==> flow/design.v <==
module cordic_dds # (
   parameter DW = 16,                
   parameter PIPE_DEPTH = 14,        
   parameter limP = 16'h4dba         
)
( 
   sin_o, cos_o, err_o,
   clk, phase_i
);
   input             clk;
   input [DW-1:0]    phase_i;        
   output [DW:0]     sin_o, cos_o;   
   output [DW:0]     err_o;          
   reg [DW:0] cos_r, sin_o_r;
   reg [DW:0] x[PIPE_DEPTH:0];
   reg [DW:0] y[PIPE_DEPTH:0];
   reg [DW:0] z[PIPE_DEPTH:0];
   reg [1:0] quadrant [PIPE_DEPTH:0];
   wire [DW:0] atan_rom[PIPE_DEPTH:0];
   assign atan_rom[0] = 8189;
   assign atan_rom[1] = 4834;
   assign atan_rom[2] = 2554;
   assign atan_rom[3] = 1296;
   assign atan_rom[4] = 650;
   assign atan_rom[5] = 325;
   assign atan_rom[6] = 162;
   assign atan_rom[7] = 81;
   assign atan_rom[8] = 40;
   assign atan_rom[9] = 20;
   assign atan_rom[10] = 10;
   assign atan_rom[11] = 5;
   assign atan_rom[12] = 2;
   assign atan_rom[13] = 1;
   assign atan_rom[14] = 0;
   always @ (posedge clk) begin  
      x[0] <= {1'b0, limP};
      y[0] <= 0;
      z[0] <= {3'b0, phase_i[DW-1-2:0]};  
   end
   always @ (posedge clk) begin  
      x[1] <= x[0] - y[0];
      y[1] <= x[0] + y[0];
      z[1] <= z[0] - atan_rom[0];  
   end
   generate
      genvar k;
      for(k=1; k<PIPE_DEPTH; k=k+1) begin
         always @ (posedge clk) begin
            if (z[k][DW]) begin  
               x[k+1] <= x[k] + {{k{y[k][DW]}},y[k][DW:k]};  
               y[k+1] <= y[k] - {{k{x[k][DW]}},x[k][DW:k]};  
               z[k+1] <= z[k] + atan_rom[k];
            end else begin
               x[k+1] <= x[k] - {{k{y[k][DW]}},y[k][DW:k]};
               y[k+1] <= y[k] + {{k{x[k][DW]}},x[k][DW:k]};
               z[k+1] <= z[k] - atan_rom[k];
            end
         end
      end
   endgenerate
   always @ (posedge clk) begin
      quadrant[0] <= phase_i[DW-1:DW-2];
   end
   generate
      genvar j;
      for(j=0; j<PIPE_DEPTH; j=j+1) begin
         always @ (posedge clk) begin
            quadrant[j+1] <= quadrant[j];
         end
      end
   endgenerate
   always @ (posedge clk)
      case(quadrant[PIPE_DEPTH])
         2'b00: begin
            cos_r <= x[PIPE_DEPTH];  
            sin_o_r <= y[PIPE_DEPTH];  
         end
         2'b01: begin
            cos_r <= ~(y[PIPE_DEPTH]) + 1'b1;  
            sin_o_r <= x[PIPE_DEPTH];  
         end
         2'b10: begin
            cos_r <= ~(x[PIPE_DEPTH]) + 1'b1;  
            sin_o_r <= ~(y[PIPE_DEPTH]) + 1'b1;  
         end
         2'b11: begin
            cos_r <= y[PIPE_DEPTH];  
            sin_o_r <= ~(x[PIPE_DEPTH]) + 1'b1;  
         end
      endcase
   assign cos_o = cos_r;
   assign sin_o = sin_o_r;
   assign err_o = z[PIPE_DEPTH];
endmodule
make LEC_CHECK=0 CAP_MARGIN=20 CORE_MARGIN=2 CORE_UTILIZATION=62 SLEW_MARGIN=20 finish   # period 4.0 ns
run.sh (not shown) runs the stock make flow with config.mk's settings and CLKGATE_MAP_FILE=.
The first run finished clean.
Rerun with:
CORE_UTILIZATION = 65   (was 62)
CTS_CLUSTER_DIAMETER = 31   (was unset)
MAX_ROUTING_LAYER = met4   (was unset)
SETUP_SLACK_MARGIN = 0.77   (was unset)
clock period = 2.94 ns   (was 4.0 ns; I/O delays follow)
After rerunning:
- This time the run produced a layout that fails on negative setup slack
- core utilization goes up by 20 points
- die area is lower by about 4.5%
- non-clock buffer count grows by 527
- hold slack hardly moves

========
== run 1 ==
Starts from the design.v that is shown in full above.
export LEC_CHECK = 0
export CAP_MARGIN = 20
export CORE_MARGIN = 2
export CORE_UTILIZATION = 72
export CTS_CLUSTER_SIZE = 34
export SLEW_MARGIN = 20
create_clock -name core_clock -period 3.09 [get_ports {clk}]
STATUS run=run 1 STAGES=ALL_DONE FINAL_CHECKS=FAILED CAUSE=setup timing
### run 1 -> run 2
# run 1
export LEC_CHECK = 0
export CAP_MARGIN = 20
export CORE_MARGIN = 2
export CORE_UTILIZATION = 72
export CTS_CLUSTER_SIZE = 34
export SLEW_MARGIN = 20
create_clock -name core_clock -period 3.09 [get_ports {clk}]
# run 2
export LEC_CHECK = 0
export ABC_AREA = 1
export CAP_MARGIN = 5
export CORE_MARGIN = 2
export CORE_UTILIZATION = 72
export CTS_CLUSTER_DIAMETER = 226
export CTS_CLUSTER_SIZE = 37
export SLEW_MARGIN = 20
create_clock -name core_clock -period 2.26 [get_ports {clk}]
Findings:
Post-synthesis sequential area ratio on run 2 is down relative to run 1.
Run 2 did not make it past global routing (5_1_grt), where a tool error ended it.
Main logic family after synthesis: AND-OR/OR-AND gates -> run 1, simple AND/OR/NAND/NOR gates -> run 2
Reported for run 1 and run 2, fraction of registers with async set or reset after synthesis turned out identical to the last digit.
For number of top-level design ports, run 2 and run 1 come out practically identical.
Synthesized-area fraction occupied by and/or/nand/nor cells (higher): run 2
NOTE final RePlAce weighted congestion run 1->run 2 increased by a little under 10%
Run 2 vs run 1, core footprint went up by about 17%.
Diff run 1 -> run 2: number of distinct library cell variants in the gate-level netlist after synthesis now smaller; synthesized cell count now larger.
[inputs] run 3 vs run 2
# run 2
export LEC_CHECK = 0
export ABC_AREA = 1
export CAP_MARGIN = 5
export CORE_MARGIN = 2
export CORE_UTILIZATION = 72
export CTS_CLUSTER_DIAMETER = 226
export CTS_CLUSTER_SIZE = 37
export SLEW_MARGIN = 20
create_clock -name core_clock -period 2.26 [get_ports {clk}]
# run 3
export LEC_CHECK = 0
export CAP_MARGIN = 20
export CORE_MARGIN = 2
export CORE_UTILIZATION = 40
export SLEW_MARGIN = 20
create_clock -name core_clock -period 4.0 [get_ports {clk}]
Notes after the runs:
Run 3 finished every step from synthesis to the final layout, and the layout passed the timing, design-rule and antenna checks.
What run 3 reported for synthesized instance count has to be multiplied by 1.5 to get the figure for run 2.
Run 3 ended with less fraction of the mapped netlist area in simple logic gates than run 2.
[compare] base=run 2 new=run 3: post-synthesis sequential element count ~0 delta, count of standard-cell rows +24, overall die area +53%, unique cell type count in the Yosys netlist +20.
Changes observed in run 3 relative to run 2: worst slack at placement up 0.67 ns; horizontal die dimension picked up an extra about 24%.
For area after synthesis, dividing the value from run 2 by the value from run 3 gives 1.17.
The chip area line of the yosys report in run 3 was lower than what run 2 gave.
Side by side, XOR/XNOR share of the synthesized area turned out higher in run 3 than in run 2.
Edits applied to the flow inputs when going from run 3 to run 4:
# run 3
export LEC_CHECK = 0
export CAP_MARGIN = 20
export CORE_MARGIN = 2
export CORE_UTILIZATION = 40
export SLEW_MARGIN = 20
create_clock -name core_clock -period 4.0 [get_ports {clk}]
# run 4
export LEC_CHECK = 0
export ABC_AREA = 1
export CAP_MARGIN = 20
export CORE_MARGIN = 2
export CORE_UTILIZATION = 72
export CTS_CLUSTER_SIZE = 37
export PLACE_DENSITY_LB_ADDON = 0.04
export SETUP_SLACK_MARGIN = 0.65
export SLEW_MARGIN = 20
create_clock -name core_clock -period 2.23 [get_ports {clk}]
Results
- Flow for run 4 halted at global routing (5_1_grt), error code DPL-0038.
- Taking run 3 as the reference point, the share of synthesized area spent on multiplexers of run 4 falls by 1.1 points.
- Higher floorplan-stage core utilization was reported by run 4, not run 3.
- Area figure in the yosys stat output (run 3 / run 4): 0.852
- Changes observed in run 4 relative to run 3: sequential element share of the synthesized area shows a reduction of 4.9 points; die size fell 39,000 µm²; count of cells resized by post-cts repair rose by 894; synthesized cell count picked up an extra 2,619.
- Of run 3 and run 4, the higher instance count after placement with tap cells included belongs to run 4.
- Compared to run 3, run 4 has number of cells in Yosys stat about 54% higher.

========
ember:
Starts from the design.v that is shown in full above.
clock: 3.65 ns
lec_check: 0
cap_margin: 35
cell_pad_in_sites_global_placement: 1
core_aspect_ratio: 1.11
core_margin: 5
core_utilization: 40
max_routing_layer: met4
min_routing_layer: met2
setup_slack_margin: 0.53
slew_margin: 30
> inputs changed (ember -> amber)
Settings: removing CORE_ASPECT_RATIO (formerly 1.11); changing CAP_MARGIN from 35 to 20; removing MAX_ROUTING_LAYER (formerly met4); changing CORE_MARGIN from 5 to 2; removing MIN_ROUTING_LAYER (formerly met2); changing SLEW_MARGIN from 30 to 20; removing CELL_PAD_IN_SITES_GLOBAL_PLACEMENT (formerly 1); removing SETUP_SLACK_MARGIN (formerly 0.53); changing the clock period (ns, I/O delays scaled along) from 3.65 to 2.67.
[summary]
- Side by side, aggregate global-route resource usage turned out lower in amber than in ember.
- Of ember and amber, the higher layout overhead on the synthesized area belongs to amber.
- Cell area after layout (higher): amber
- amber finished every stage; the final checks, however, were not passed, the failures being setup timing.
- Relative to ember, the total wirelength of the detailed-routed design measured on amber has decreased slightly.
- The critical path startpoint comes out y[9][13]$_DFF_P_ in one run and y[9][12]$_DFF_P_ in the other, namely in ember and amber respectively.
- Changes observed in amber relative to ember: die size moved down; least setup slack across all paths after layout dropped 0.89 ns.
--- input diff amber..pepper ---
Settings: putting MIN_ROUTING_LAYER at met2 where nothing was set; swapping 2 for 5 in CORE_MARGIN; putting MAX_ROUTING_LAYER at met4 where nothing was set; swapping 2.67 for 5.0 in the clock period (ns, I/O delays scaled along).
[summary]
pepper completed end to end with timing, DRC and antenna clean. The final reports for pepper and amber show required time at the endpoint of the critical path higher in the former. Re hold slack: pepper is 0.014 ns up on amber. amber was larger in final cell area than pepper. [pepper] count of clock-buffer cells in the layout rose 3.7% relative to amber. Compared with amber, in pepper layout buffer count excluding clock buffers moved down, global-route usage moved up. pepper against amber: synthesis-to-finish area growth went down 30 points; worst slew margin relative to its limit lower; number of buffers created by CTS went down. amber ended up with met2 as its global-route layer with the greatest usage; pepper ended up with met3.

========
indigo:
RTL: the design.v shown in full above, as it stands there.
clock: 2.26 ns
lec_check: 0
abc_area: 1
cap_margin: 10
core_margin: 2
core_utilization: 72
cts_cluster_diameter: 364
cts_cluster_size: 37
slew_margin: 20
global routing: indigo exited with error
> inputs changed (indigo -> fjord)
- CTS_CLUSTER_DIAMETER: 364 -> unset
- CAP_MARGIN: 10 -> 20
- the clock period (ns, I/O delays scaled along): 2.26 -> 2.74
### Flow results
fjord finished all stages; the layout is clean. Re number of setup buffers added after CTS: indigo was higher than fjord. Comparing fjord against indigo, there is no change at all in mean area per synthesized cell. In fjord the worst setup timing slack at the placement stage turned out 0.35 ns higher than in indigo. Going from indigo to fjord, weighted congestion at the end of routability-driven global placement now sits lower, placement-stage cell area now sits lower, area fraction in and, or, nand and nor cells after synthesis now sits at about the same level. Count of instances resized after the clock tree is built (higher): indigo. Across both runs, number of cells after detailed placement was lower for fjord than for indigo.
The following lists how nickel was set up differently from fjord:
- CELL_PAD_IN_SITES_GLOBAL_PLACEMENT: unset -> 1
- CORE_UTILIZATION: 72 -> 40
- CTS_CLUSTER_SIZE: 37 -> unset
- the clock period (ns, I/O delays scaled along): 2.74 -> 5.0
## What came out
- [compare] base=fjord new=nickel: maximum fanout along the worst path +25, number of standard cells in the final layout excluding fillers picked up an extra 8.1%, per-cell via count in the routed design saw a decrease, number of cell instances on the worst register-to-register path has decreased.
Inputs modified between nickel and raven:
- ABC_AREA no longer set, was 1
- SETUP_SLACK_MARGIN now 0.98, previously not set
- CORE_UTILIZATION now 61, was 40
- CELL_PAD_IN_SITES_GLOBAL_PLACEMENT no longer set, was 1
- the clock period (ns, I/O delays scaled along) now 3.69, was 5.0
==> comparison <==
Comparing nickel and raven, the higher smallest hold slack was measured on nickel.
Compared with nickel, in raven number of buffers inserted during clock tree synthesis -7, post-CTS setup repair buffer count +253.
Compared to nickel, raven has post-cts resize count 533 higher.
raven: no failed stages, no open violations at the end
All-layer global routing usage, nickel and raven, lower one = nickel.
Diff nickel -> raven: average instance area after synthesis now sits higher, final wirelength fell by about 24%, final cell count moved down, via count of the first global-routing pass decreased by 10600 relative to the old numbers.
Diff nickel -> raven | synthesized cell count | decrease of 2619

========
== run A ==
Starts from the design.v that is shown in full above.
Settings: LEC_CHECK=0, CAP_MARGIN=20, CELL_PAD_IN_SITES_DETAIL_PLACEMENT=0, CELL_PAD_IN_SITES_GLOBAL_PLACEMENT=3, CORE_ASPECT_RATIO=1.25, CORE_MARGIN=9, CORE_UTILIZATION=40, CTS_CLUSTER_SIZE=55, GPL_TIMING_DRIVEN=1, MIN_ROUTING_LAYER=met2, SLEW_MARGIN=20, TNS_END_PERCENT=5; clock period 4.98 ns.
Here is what was changed in the inputs of run B compared with run A.
Settings: ABC_AREA newly set to 1; CELL_PAD_IN_SITES_GLOBAL_PLACEMENT removed (was 3); CTS_CLUSTER_SIZE removed (was 55); CTS_CLUSTER_DIAMETER newly set to 256; CELL_PAD_IN_SITES_DETAIL_PLACEMENT removed (was 0); MIN_ROUTING_LAYER removed (was met2); TNS_END_PERCENT removed (was 5); CAP_MARGIN changed from 20 to 10; CORE_ASPECT_RATIO removed (was 1.25); CORE_MARGIN changed from 9 to 2; GPL_TIMING_DRIVEN removed (was 1); CORE_UTILIZATION changed from 40 to 71; the clock period (ns, I/O delays scaled along) changed from 4.98 to 2.69.
==> comparison <==
Compared with run A, run B shows non-clock buffer count higher by 33.
Looking at cell at the slowest stage of the critical path, the sky130_fd_sc_hd__nor3b_1 result is from run A; the sky130_fd_sc_hd__ha_2 one comes from run B.
Run B ended with less placeable core region than run A.
Latest clock arrival within the worst-skew pair: run B < run A
The following lists how run C was set up differently from run B:
Settings: SETUP_SLACK_MARGIN: unset -> 0.68; CTS_CLUSTER_SIZE: unset -> 22.
- No final results exist for run C, since it was stopped by error GRT-0232 during global routing (5_1_grt).
- Run B → run C: chip area flat, synthesized area flat, total cell area at the placement stage increased about 2.6%.
Input-level comparison between run D and run C:
Settings: a change of CAP_MARGIN from 10 to 20; a deleted SETUP_SLACK_MARGIN that had been 0.68; a change of CORE_UTILIZATION from 71 to 72; a change of CTS_CLUSTER_SIZE from 22 to 34; a change of CTS_CLUSTER_DIAMETER from 256 to 209; a change of the clock period (ns, I/O delays scaled along) from 2.69 to 2.31.
==> comparison <==
Run D did not finish; the tool stopped in global routing (5_1_grt) with error GRT-0232.
As the logs show, run C stopped at global routing (5_1_grt) after a tool error, so it never reached the end of the flow.
Looking at run D and run C, the share of synthesized area occupied by flip-flops and latches is a wash.
Summary of run D over run C: starting density of the core climbed 1.2 points, number of instances resized during post-cts repair dropped 955, final weighted congestion in routability-driven placement dropped 0.032.
Looking at total die size, run D sits 1000 sq um lower than run C does.
Number of buffers created by CTS, run D and run C: higher on run C
Standard-cell row count delta for run D relative to run C: 1.0% lower
Number of H-tree levels was lower in the run labelled run D.

========
RTL: the design.v shown in full above, as it stands there.
export LEC_CHECK = 0
export ABC_AREA = 1
export CAP_MARGIN = 20
export CORE_MARGIN = 2
export CORE_UTILIZATION = 72
export CTS_CLUSTER_DIAMETER = 232
export CTS_CLUSTER_SIZE = 14
export GPL_ROUTABILITY_DRIVEN = 1
export GPL_TIMING_DRIVEN = 1
export SETUP_SLACK_MARGIN = -0.12
export SLEW_MARGIN = 20
export TNS_END_PERCENT = 65
create_clock -name core_clock -period 2.22 [get_ports {clk}]
The baseline did not get past global routing (5_1_grt) on GRT-0232.
Rerun with:
Settings changed: ABC_AREA 1 to not set, CORE_UTILIZATION 72 to 70, CTS_CLUSTER_SIZE 14 to 12, GPL_ROUTABILITY_DRIVEN 1 to 0, PLACE_DENSITY_LB_ADDON set to 0.26, SETUP_SLACK_MARGIN -0.12 to 0.45.
Clock period 2.22 ns to 4.05 ns, I/O delays scaled along.
Result: With this change the flow ran to the end with no violations. Die area came out lower by 12%. Synthesized cell count came out lower by 35%. Area after synthesis came out lower by 15%.
Rerun with:
Settings changed: ABC_AREA set to 1, CORE_UTILIZATION 70 to 72, CTS_CLUSTER_SIZE 12 to 14, GPL_ROUTABILITY_DRIVEN 0 to 1, SETUP_SLACK_MARGIN 0.45 to 0.66.
Clock period 4.05 ns to 2.22 ns, I/O delays scaled along.
Result:
- The new run stopped in global routing (5_1_grt)
- die area came out higher by roughly a tenth
- synthesized cell count goes up by well over a third
- area after synthesis rises by about a fifth
Rerun with:
Settings changed: ABC_AREA 1 to not set, CORE_UTILIZATION 72 to 71, CTS_CLUSTER_SIZE 14 to 23, SETUP_SLACK_MARGIN 0.66 to 0.45, TNS_END_PERCENT 65 to 10.
Clock period 2.22 ns to 3.87 ns, I/O delays scaled along.
What happened: The changed run went through all stages and came out clean. Die size is lower by roughly a tenth. Synthesized cell count is lower by a quarter to a third. Area after synthesis is lower by about a fifth.
